## job 4400
// mainModule
module mainModule(
		input clk, input reset,
		output [31:0] imem_addr, input [31:0] imem_data,
		output wb_alu_we, output [2:0] wb_alu_rd, output [31:0] wb_alu_data,
		output wb_mem_we, output [2:0] wb_mem_rd, output [7:0] wb_mem_data,
		output [3:0] flags
	);
==> flow/config.mk <==
export PLATFORM = sky130hd
export DESIGN_NAME = mainModule
export DESIGN_NICKNAME = mainModule
export VERILOG_FILES = /design/flow/design.v
export SDC_FILE = /design/flow/constraint.sdc
export NUM_CORES = 4
export LEC_CHECK = 0
export CAP_MARGIN = 20
export CELL_PAD_IN_SITES_GLOBAL_PLACEMENT = 0
export CORE_MARGIN = 2
export CORE_UTILIZATION = 72
export CTS_CLUSTER_DIAMETER = 245
export MAX_ROUTING_LAYER = met4
export MIN_ROUTING_LAYER = met1
export PLACE_DENSITY = 0.64
export SETUP_SLACK_MARGIN = 1.57
export SLEW_MARGIN = 20
==> flow/constraint.sdc <==
create_clock -name core_clock -period 5.95 [get_ports {clk}]
set_input_delay 1.1900 -clock core_clock [delete_from_list [all_inputs] [get_ports {clk}]]
set_output_delay 1.1900 -clock core_clock [all_outputs]
set_load 0.01 [all_outputs]
run.sh (not shown) runs the stock make flow with config.mk's settings and CLKGATE_MAP_FILE=.
Job 4400 completed end to end; final checks failed (negative setup slack).
Modified inputs, job 7585 compared to job 4400
# job 4400
export LEC_CHECK = 0
export CAP_MARGIN = 20
export CELL_PAD_IN_SITES_GLOBAL_PLACEMENT = 0
export CORE_MARGIN = 2
export CORE_UTILIZATION = 72
export CTS_CLUSTER_DIAMETER = 245
export MAX_ROUTING_LAYER = met4
export MIN_ROUTING_LAYER = met1
export PLACE_DENSITY = 0.64
export SETUP_SLACK_MARGIN = 1.57
export SLEW_MARGIN = 20
create_clock -name core_clock -period 5.95 [get_ports {clk}]
# job 7585
export LEC_CHECK = 0
export CAP_MARGIN = 20
export CELL_PAD_IN_SITES_GLOBAL_PLACEMENT = 0
export CORE_MARGIN = 2
export CORE_UTILIZATION = 70
export CTS_CLUSTER_DIAMETER = 245
export HOLD_SLACK_MARGIN = -0.09
export MAX_ROUTING_LAYER = met4
export MIN_ROUTING_LAYER = met1
export PLACE_DENSITY = 0.64
export SETUP_SLACK_MARGIN = 0.52
export SLEW_MARGIN = 20
create_clock -name core_clock -period 4.58 [get_ports {clk}]
Job 7585 had finished all stages when the layout checks came back failing, citing negative setup slack. Job 4400 -> job 7585: maximum vdd ir drop decreased by a little under 10%. Changes observed in job 7585 relative to job 4400: data arrival time of the critical path fell 0.25 ns, x dimension of the die rose 3.1 µm, ratio of final minimum period to clock period rose 26 points, count of plain and timing-repair buffers in the layout rose 238, global-route usage fell 1.0 points. Looking at worst max-slew margin expressed relative to the limit across both flows, job 7585 is the weaker of the two, with job 4400 ahead.
diff inputs: job 7585 => job 2328
# job 7585
export LEC_CHECK = 0
export CAP_MARGIN = 20
export CELL_PAD_IN_SITES_GLOBAL_PLACEMENT = 0
export CORE_MARGIN = 2
export CORE_UTILIZATION = 70
export CTS_CLUSTER_DIAMETER = 245
export HOLD_SLACK_MARGIN = -0.09
export MAX_ROUTING_LAYER = met4
export MIN_ROUTING_LAYER = met1
export PLACE_DENSITY = 0.64
export SETUP_SLACK_MARGIN = 0.52
export SLEW_MARGIN = 20
create_clock -name core_clock -period 4.58 [get_ports {clk}]
# job 2328
export LEC_CHECK = 0
export CAP_MARGIN = 20
export CELL_PAD_IN_SITES_GLOBAL_PLACEMENT = 0
export CORE_MARGIN = 2
export CORE_UTILIZATION = 53
export CTS_CLUSTER_DIAMETER = 245
export MIN_ROUTING_LAYER = met1
export PLACE_DENSITY = 0.64
export SLEW_MARGIN = 20
export TNS_END_PERCENT = 15
create_clock -name core_clock -period 2.66 [get_ports {clk}]
==> comparison <==
- Diff job 7585 -> job 2328: clock sink count flat; wire length now larger; share of final layout cell area taken by clock buffers and inverters level; leakage power total rose 7.1%.
- In the tables for job 2328 and job 7585, share of total power in the clock network reads higher with job 2328.
- Share of power burned in combinational logic: job 2328 vs job 7585 up 1.7 points
- Higher final setup slack of the worst path goes to job 7585 over job 2328.
- Ran to the end and failed final checks on negative setup slack: job 2328.
- Final weighted congestion in routability-driven placement (job 2328 / job 7585): 0.948
For job 3421, these inputs were changed with respect to job 2328:
# job 2328
export LEC_CHECK = 0
export CAP_MARGIN = 20
export CELL_PAD_IN_SITES_GLOBAL_PLACEMENT = 0
export CORE_MARGIN = 2
export CORE_UTILIZATION = 53
export CTS_CLUSTER_DIAMETER = 245
export MIN_ROUTING_LAYER = met1
export PLACE_DENSITY = 0.64
export SLEW_MARGIN = 20
export TNS_END_PERCENT = 15
create_clock -name core_clock -period 2.66 [get_ports {clk}]
# job 3421
export LEC_CHECK = 0
export CAP_MARGIN = 20
export CORE_MARGIN = 2
export CORE_UTILIZATION = 60
export PLACE_DENSITY = 0.6
export SLEW_MARGIN = 20
create_clock -name core_clock -period 6.5 [get_ports {clk}]
### Flow results
- Re end-of-flow core utilization: job 3421 is 0.38 points down on job 2328.
- | via count of the first global-routing pass | lower: job 3421 |
- When job 3421 is set beside job 2328, its logic area turns out to be about 5% smaller.
- Job 3421 against job 2328: worst-margin pin slew moved up; overall power consumption shrank by 62%; wire length went down; via total after detailed routing shows a reduction of 1825.
- Job 3421: done, clean on timing, DRC and antenna
What job 3994 does differently from job 3421 at the input level:
# job 3421
export LEC_CHECK = 0
export CAP_MARGIN = 20
export CORE_MARGIN = 2
export CORE_UTILIZATION = 60
export PLACE_DENSITY = 0.6
export SLEW_MARGIN = 20
create_clock -name core_clock -period 6.5 [get_ports {clk}]
# job 3994
export LEC_CHECK = 0
export CAP_MARGIN = 20
export CORE_MARGIN = 2
export CORE_UTILIZATION = 47
export PLACE_DENSITY = 0.6
export SLEW_MARGIN = 20
create_clock -name core_clock -period 8.25 [get_ports {clk}]
[summary]
Looking at global-route usage over all layers, job 3994 sits 8.1 points lower than job 3421 does. [job 3994] share of total power in combinational logic fell 0.4 points relative to job 3421. Taking job 3421 as 1.0, job 3994 lands at 1.13 on x dimension of the die. Detailed route wirelength on metal3 ended up about 13% lower on job 3994 than on job 3421. Worst path setup slack after routing ends up higher on job 3994.

== try-umber ==
Starting RTL as in the previous note.
make LEC_CHECK=0 ABC_AREA=1 CAP_MARGIN=20 CORE_MARGIN=2 CORE_UTILIZATION=72 CTS_CLUSTER_DIAMETER=381 CTS_CLUSTER_SIZE=16 PLACE_DENSITY_LB_ADDON=0.29 SETUP_SLACK_MARGIN=-0.27 SLEW_MARGIN=20 finish   # period 4.64 ns
The flow for try-umber finished, though final verification flagged negative setup slack.
## Diff of input files: try-delta against try-umber
Settings: PLACE_DENSITY_LB_ADDON: 0.29 -> unset; ABC_AREA: 1 -> unset; CORE_UTILIZATION: 72 -> 59; CTS_CLUSTER_SIZE: 16 -> unset; CTS_CLUSTER_DIAMETER: 381 -> unset; SETUP_SLACK_MARGIN: -0.27 -> unset; the clock period (ns, I/O delays scaled along): 4.64 -> 4.58.
[summary]
Finished, but not clean: try-delta, with negative setup slack.
try-delta ends up with a area of all placed cells without fillers that is 0.0043 mm² higher than in try-umber.
Higher global routing usage on met3 among try-delta and try-umber: try-umber
On worst-case vdd ir drop, try-umber beats try-delta.
> inputs changed (try-delta -> try-tundra)
Settings: changing CORE_UTILIZATION from 59 to 37; setting PLACE_DENSITY to 0.6 for the first time; changing the clock period (ns, I/O delays scaled along) from 4.58 to 11.1.
Results
try-tundra | status: complete | timing, DRC, antenna: pass. From try-delta to try-tundra the numbers moved as follows: count of clock-buffer cells in the layout rose about 15%; cell area now smaller; post-synthesis to final-layout area growth down 10 points; number of diodes added for antenna fixing shrank by 2.
The following lists how try-lagoon was set up differently from try-tundra:
Settings: CTS_CLUSTER_SIZE: unset -> 31; CORE_UTILIZATION: 37 -> 70; PLACE_DENSITY: 0.6 -> unset; the clock period (ns, I/O delays scaled along): 11.1 -> 5.87.
Results
try-lagoon: complete, dirty (negative setup slack)
try-lagoon gives less tally of non-filler cells in the final layout than try-tundra did.
Against try-tundra, total wire length after detailed routing in try-lagoon fell by a little under 10%.
Cmp try-lagoon vs try-tundra: required time of the worst setup path lower in try-lagoon
Delta(maximum cell stage delay along the critical path, try-lagoon - try-tundra) < 0
The total half-perimeter wirelength after legalization and detailed placement of try-lagoon falls short of that of try-tundra by 6.7 mm.
> inputs changed (try-lagoon -> try-sierra)
Settings: removing CTS_CLUSTER_SIZE (formerly 31); changing CORE_UTILIZATION from 70 to 40; setting PLACE_DENSITY to 0.6 for the first time; changing the clock period (ns, I/O delays scaled along) from 5.87 to 11.5.
## What came out
In summary, try-sierra completed successfully, with a layout that passed the timing, design-rule and antenna checks.
try-sierra vs. try-lagoon: number of clock-tree buffers in the layout now sits higher, post-layout instance area now sits lower, final worst slack now sits higher, biggest fanout along the worst timing path now sits higher.
Looking at global-route met1 utilization, try-sierra sits below try-lagoon.
Total power: try-sierra below try-lagoon
[compare] base=try-lagoon new=try-sierra: internal power shrank by about 50%, clock period minus worst slack went up by 2.21 ns, non-clock buffer count now sits lower.
Reported for try-sierra and try-lagoon, clock sink count turned out identical to the last digit.
| count of inserted antenna diode cells | higher: try-lagoon |

== exp/lagoon ==
Starting RTL as in the previous note.
// mainModule
module mainModule(
		input clk, input reset,
		output [31:0] imem_addr, input [31:0] imem_data,
		output wb_alu_we, output [2:0] wb_alu_rd, output [31:0] wb_alu_data,
		output wb_mem_we, output [2:0] wb_mem_rd, output [7:0] wb_mem_data,
		output [3:0] flags
	);
	wire IF_flush, ID_flush, EX_flush; 
	wire pcWrite, p1_pipeline_regWrite;
	wire p2_pipeline_regWrite, p2_pipeline_stall;
	wire hu_pcWrite, hu_p1_regWrite, hu_stall;
	wire p3_pipeline_regWrite = 1'b1;
	wire [1:0]  f_mem_reg_rn_sel, f_alu_reg_rm_sel, f_alu_reg_rn_sel;	 
	wire [1:0] f_mem_reg_rd_sel;
	wire f_memStage_mem_rd_sel;
	wire [31:0] p2_pc_branchTarget, pc_jumpTarget; 
	wire [1:0] pcSrc;
	wire [15:0] p1_aluInstr, p1_memInstr;  
	wire [31:0] p1_pc_plus4;
	IFStage the_IFStage(
		clk, reset, p1_pipeline_regWrite, IF_flush, 
		pcWrite, 	p2_pc_branchTarget, pc_jumpTarget, 
		pcSrc,  
		p1_aluInstr, p1_memInstr, p1_pc_plus4,
		imem_addr, imem_data
	);
	wire p2_memRead, p2_memWrite, p2_alu_regWrite, p2_mem_regWrite, p2_flag_regWrite;
	wire p2_aluOp, p2_aluSrcB;
	wire p2_isBranch, p2_isJump; 
	wire p3_memRead, p3_memWrite, p3_alu_regWrite, p3_mem_regWrite;
	wire p4_alu_regWrite, p4_mem_regWrite;
	wire [2:0] p2_alu_rm, p2_alu_rn, p2_alu_rd, p2_mem_rn, p2_mem_rd;
	wire [2:0] p3_alu_rd, p3_mem_rd;
	wire [2:0] p4_alu_rd, p4_mem_rd;
	wire [31:0] p2_alu_reg_rm, p2_alu_reg_rn, p2_mem_reg_rn, p2_mem_reg_rd;  
	wire [31:0] p2_alu_imm, p2_memOffset;
	wire [7:0] p3_mem_reg_rd;
	wire [31:0] p3_alu_aluOut, p3_mem_address;
	wire [31:0] p4_alu_aluOut, p4_mem_memOut;
  ...
clock: 8.06 ns
lec_check: 0
cap_margin: 0
cell_pad_in_sites_global_placement: 1
core_margin: 2
core_utilization: 59
cts_cluster_size: 78
gpl_timing_driven: 1
max_routing_layer: met4
place_density: 0.8
slew_margin: 20
The final layout from exp/lagoon, which completed every stage, passed the timing, design-rule and antenna checks at the end of the flow.
Input changes introduced in exp/harbor (baseline for comparison: exp/lagoon):
==> flow/config.mk <==
export PLATFORM = sky130hd
export DESIGN_NAME = mainModule
export DESIGN_NICKNAME = mainModule
export VERILOG_FILES = /design/flow/design.v
export SDC_FILE = /design/flow/constraint.sdc
export NUM_CORES = 4
export LEC_CHECK = 0
export CAP_MARGIN = 20
export CORE_MARGIN = 2
export CORE_UTILIZATION = 64
export SETUP_SLACK_MARGIN = 1.98
export SLEW_MARGIN = 20
==> flow/constraint.sdc <==
create_clock -name core_clock -period 7.38 [get_ports {clk}]
set_input_delay 1.4760 -clock core_clock [delete_from_list [all_inputs] [get_ports {clk}]]
set_output_delay 1.4760 -clock core_clock [all_outputs]
set_load 0.01 [all_outputs]
Notes after the runs:
Critical path buffer and inverter count: exp/harbor vs exp/lagoon up 1. Lower leakage power of the design goes to exp/lagoon over exp/harbor. Compared with exp/lagoon, exp/harbor shows total power that has gone up by more than 10%. Cmp exp/lagoon and exp/harbor / portion of total power attributed to the clock network / higher: exp/lagoon. Compare exp/lagoon and exp/harbor | core utilization before placement higher: exp/harbor. | total length of routed wires | exp/harbor vs exp/lagoon | 0.43% higher |. Antenna diode count, exp/lagoon and exp/harbor: larger value in exp/lagoon.
## Diff of input files: exp/raven against exp/harbor
diff --git a/flow/config.mk b/flow/config.mk
--- a/flow/config.mk
+++ b/flow/config.mk
@@ -9,4 +9,4 @@
 export CORE_MARGIN = 2
-export CORE_UTILIZATION = 64
-export SETUP_SLACK_MARGIN = 1.98
+export CORE_UTILIZATION = 66
+export PLACE_DENSITY = 0.6
 export SLEW_MARGIN = 20
==> flow/constraint.sdc <==
create_clock -name core_clock -period 5.92 [get_ports {clk}]
set_input_delay 1.1840 -clock core_clock [delete_from_list [all_inputs] [get_ports {clk}]]
set_output_delay 1.1840 -clock core_clock [all_outputs]
set_load 0.01 [all_outputs]
Findings:
In exp/raven the implementation completed, yet the final layout does not meet the checks, the culprit being negative setup slack. More vias were needed by exp/raven than by exp/harbor. [exp/raven vs exp/harbor] sequential share of layout area: lower in exp/raven. STATUS final critical delay including setup and external delays: exp/raven wins against exp/harbor. Between exp/raven and exp/harbor, the area occupied by registers figures differ only marginally. In exp/raven, the share of the clock period used by the worst path came out 18 points above the value in exp/harbor. Max worst hold slack across all endpoints across exp/harbor and exp/raven: exp/raven.
For exp/delta, these inputs were changed with respect to exp/raven:
diff --git a/flow/config.mk b/flow/config.mk
--- a/flow/config.mk
+++ b/flow/config.mk
@@ -9,3 +9,4 @@
 export CORE_MARGIN = 2
-export CORE_UTILIZATION = 66
+export CORE_UTILIZATION = 70
+export CTS_CLUSTER_SIZE = 37
 export PLACE_DENSITY = 0.6
==> flow/constraint.sdc <==
create_clock -name core_clock -period 5.0 [get_ports {clk}]
set_input_delay 1.0000 -clock core_clock [delete_from_list [all_inputs] [get_ports {clk}]]
set_output_delay 1.0000 -clock core_clock [all_outputs]
set_load 0.01 [all_outputs]
==> results <==
Higher length of routed met3 wiring goes to exp/delta over exp/raven. Taking exp/delta over exp/raven, the total power ratio works out to 1.2. Taking exp/raven as the reference, in exp/delta clock network power share went down by 2.0 points; power dissipated in sequential cells now larger; minimum clock period after layout up 0.49 ns; worst-case setup margin in the final layout decreased 1.41 ns; sequential share of layout area went down. exp/delta ran in full, but the layout does not pass; the checks complain about negative setup slack. Placement-stage worst setup slack: exp/delta worse than exp/raven.

Starting RTL as in the previous note.
Settings: LEC_CHECK=0, CAP_MARGIN=20, CORE_MARGIN=2, CORE_UTILIZATION=72, CTS_CLUSTER_SIZE=57, PLACE_DENSITY_LB_ADDON=0.0, SETUP_SLACK_MARGIN=-0.4, SLEW_MARGIN=20; clock period 5.17 ns.
The first run finished but fails on negative setup slack.
Rerun with:
CTS_CLUSTER_SIZE = 31   (was 57)
SETUP_SLACK_MARGIN = 1.7   (was -0.4)
clock period = 5.92 ns   (was 5.17 ns; I/O delays follow)
The new run completed, yet does not pass: negative setup slack.
Combinational power falls by roughly a tenth.
Critical path depth rises by 1.
First-iteration DRC count rises by a few percent.
Fmax grows slightly.
Rerun with:
CORE_UTILIZATION = 40   (was 72)
CTS_CLUSTER_SIZE = unset   (was 31)
PLACE_DENSITY = 0.6   (was unset)
PLACE_DENSITY_LB_ADDON = unset   (was 0.0)
SETUP_SLACK_MARGIN = unset   (was 1.7)
clock period = 10.0 ns   (was 5.92 ns; I/O delays follow)
=> This time the run went through all stages and came out clean; global-route usage drops by 21 points; worst setup slack is better by 2100 ps; design area fell by a few percent; clock power falls by well over a third; fmax fell by a quarter to a third; combinational power went down by well over a third.
Rerun with:
CORE_ASPECT_RATIO = 1.07   (was unset)
CTS_CLUSTER_DIAMETER = 380   (was unset)
CTS_CLUSTER_SIZE = 13   (was unset)
HOLD_SLACK_MARGIN = -0.08   (was unset)
PLACE_DENSITY = unset   (was 0.6)
After rerunning: Register-to-register slack is worse by 40 ps. Power fell by about 8%. Flip-flop count is unchanged. Core utilization drops by 1.2 points.
No activity file was given, so power comes from the tool's default toggle rates.
